Setup of lane 1:
// calculator
module calculator #(parameter BCDdigits = 2,parameter cols_count=4,parameter rows_count=4)(
                                                                                          input clk,rst,start,
                                                                                          output [cols_count-1:0] cols,
                                                                                          input [rows_count-1:0] rows,
                                                                                          output reg [7:0] digit1,digit2,digit3,digit4,
                                                                                          output reg sign);
Size: about 4900 cells after synthesis, ~110 flip-flops.
make LEC_CHECK=0 CAP_MARGIN=20 CORE_ASPECT_RATIO=0.5 CORE_MARGIN=8 CORE_UTILIZATION=57 CTS_CLUSTER_DIAMETER=187 CTS_CLUSTER_SIZE=99 GPL_ROUTABILITY_DRIVEN=0 GPL_TIMING_DRIVEN=0 SLEW_MARGIN=40 TNS_END_PERCENT=5 finish   # period 85.0 ns
run.sh (not shown) runs the stock make flow with config.mk's settings and CLKGATE_MAP_FILE=.
> inputs changed (lane 1 -> lane 2)
-- flow/config.mk --
<<< lane 1, line 9
export CORE_ASPECT_RATIO = 0.5
>>> lane 2, line 9
export CORE_ASPECT_RATIO = 1.23
<<< lane 1, line 16
export SLEW_MARGIN = 40
>>> lane 2, line 16
export HOLD_SLACK_MARGIN = -0.07
export SLEW_MARGIN = 0
## What came out
Fill cell total of the finished layout: lane 2 and lane 1 compared, higher one is lane 2. Where first-pass GRT wire length is concerned, lane 1 is outperformed by lane 2. On chip area estimate from yosys synthesis, lane 2 and lane 1 are neck and neck.
### lane 2 -> lane 3
==> flow/config.mk <==
export PLATFORM = sky130hd
export DESIGN_NAME = calculator
export DESIGN_NICKNAME = calculator
export VERILOG_FILES = /design/flow/design.v
export SDC_FILE = /design/flow/constraint.sdc
export NUM_CORES = 4
export LEC_CHECK = 0
export ABC_AREA = 1
export CAP_MARGIN = 15
export CELL_PAD_IN_SITES_DETAIL_PLACEMENT = 1
export CORE_ASPECT_RATIO = 1.6
export CORE_MARGIN = 2
export CORE_UTILIZATION = 40
export SLEW_MARGIN = 15
export TNS_END_PERCENT = 10
--- outcome ---
- Lane 3 vs lane 2: portion of the layout cell area used by non-clock buffers down
- Compared with lane 2, placement density in the core of lane 3 is lower.
- Route | lane 3 vs lane 2 | wire longer in lane 3
- Going from lane 2 to lane 3, detailed-routing iteration count for the pre-antenna-repair pass shrinks by 1.
- Delta (lane 3 minus lane 2): final instance area higher; layout overhead on the synthesized area lower; count of mapped cells out of synthesis higher.

red:
calculator again, from the RTL that the note above started with.
Settings: LEC_CHECK=0, ABC_AREA=0, CAP_MARGIN=35, CORE_ASPECT_RATIO=0.53, CORE_MARGIN=2, CORE_UTILIZATION=50, CTS_CLUSTER_SIZE=32, HOLD_SLACK_MARGIN=-0.09, PLACE_DENSITY=0.66, SLEW_MARGIN=25; clock period 87.7 ns.
Here is what was changed in the inputs of blue compared with red.
==> flow/config.mk <==
export PLATFORM = sky130hd
export DESIGN_NAME = calculator
export DESIGN_NICKNAME = calculator
export VERILOG_FILES = /design/flow/design.v
export SDC_FILE = /design/flow/constraint.sdc
export NUM_CORES = 4
export LEC_CHECK = 0
export CAP_MARGIN = 20
export CORE_MARGIN = 2
export CORE_UTILIZATION = 40
export SLEW_MARGIN = 20
==> flow/constraint.sdc <==
create_clock -name core_clock -period 48.7 [get_ports {clk}]
set_input_delay 9.7400 -clock core_clock [delete_from_list [all_inputs] [get_ports {clk}]]
set_output_delay 9.7400 -clock core_clock [all_outputs]
set_load 0.01 [all_outputs]
Notes after the runs:
blue: complete, dirty (negative setup slack)
Looking at total routing usage reported by global routing, blue sits below red.
Sequential share of layout area, red and blue: lower on blue
In the metrics for red and blue, the one carrying the higher share of the core filled by cells before placement is red.
On worst slack after detailed placement: between red and blue, it ends up lower for blue.
red → blue: routed wire length per instance decreased 14%; number of instances in the synthesized netlist flat; maximum frequency saw an increase; design area has increased.
Between red and blue, the flow reports length of routed met2 wiring increasing by more than half.
--- input diff blue..green ---
--- a/flow/config.mk
+++ b/flow/config.mk
@@ -8,4 +8,4 @@
 export CAP_MARGIN = 20
 export CORE_MARGIN = 2
-export CORE_UTILIZATION = 40
+export CORE_UTILIZATION = 58
 export SLEW_MARGIN = 20
==> flow/constraint.sdc <==
create_clock -name core_clock -period 68.8 [get_ports {clk}]
set_input_delay 13.7600 -clock core_clock [delete_from_list [all_inputs] [get_ports {clk}]]
set_output_delay 13.7600 -clock core_clock [all_outputs]
set_load 0.01 [all_outputs]
==> comparison <==
- green -> stages 100% | layout checks FAIL | negative setup slack
- To summarise blue: no stage aborted, but the layout did not pass its checks, failing on negative setup slack.
- From green to blue, number of clock sinks did not move at all.
- Compared with blue, green shows standard cell core area lower by about 30%.
- green against blue; first-pass GRT wire length is up slightly.
- Initial antenna violation count: green > blue
The inputs of orange differ from those of green as listed below.
--- a/flow/config.mk
+++ b/flow/config.mk
@@ -8,4 +8,4 @@
 export CAP_MARGIN = 20
 export CORE_MARGIN = 2
-export CORE_UTILIZATION = 58
+export CORE_UTILIZATION = 68
 export SLEW_MARGIN = 20
==> flow/constraint.sdc <==
create_clock -name core_clock -period 85.1 [get_ports {clk}]
set_input_delay 17.0200 -clock core_clock [delete_from_list [all_inputs] [get_ports {clk}]]
set_output_delay 17.0200 -clock core_clock [all_outputs]
set_load 0.01 [all_outputs]
Notes after the runs:
Looking at total of cells resized after clock tree synthesis, orange sits below green.
The run showing the greater non-filler instance count after layout is green.
Looking across green and orange, the single run that reached the end with no open violations was orange.
orange reports a lower post-CTS setup buffer count than green does.
Looking at fraction of area in registers across green and orange, the one that comes out higher is orange.
Compared with green, in orange critical path depth saw a decrease; total detailed-routing wirelength saw a decrease.
Setup changes, orange to purple
--- a/flow/config.mk
+++ b/flow/config.mk
@@ -8,4 +8,4 @@
 export CAP_MARGIN = 20
 export CORE_MARGIN = 2
-export CORE_UTILIZATION = 68
+export CORE_UTILIZATION = 35
 export SLEW_MARGIN = 20
==> flow/constraint.sdc <==
create_clock -name core_clock -period 81.7 [get_ports {clk}]
set_input_delay 16.3400 -clock core_clock [delete_from_list [all_inputs] [get_ports {clk}]]
set_output_delay 16.3400 -clock core_clock [all_outputs]
set_load 0.01 [all_outputs]
### Flow results
Comparing orange with purple, the post-synthesis share of cell area spent on and, or, nand and nor gates came out essentially unchanged. As far as flip-flop count goes, purple and orange are indistinguishable; the numbers are identical. Higher final design area excluding fillers was reported by purple, not orange. purple against orange: count of placed standard cells in the final layout, fillers left out picked up an extra 771, global routing met1 resource utilization lost 23 points, synthesis-to-layout area growth picked up an extra 5.3 points, post-cts gate resize count picked up an extra 22, initial antenna violation count neither gained nor lost much. Between orange and purple, placeable core region increased.
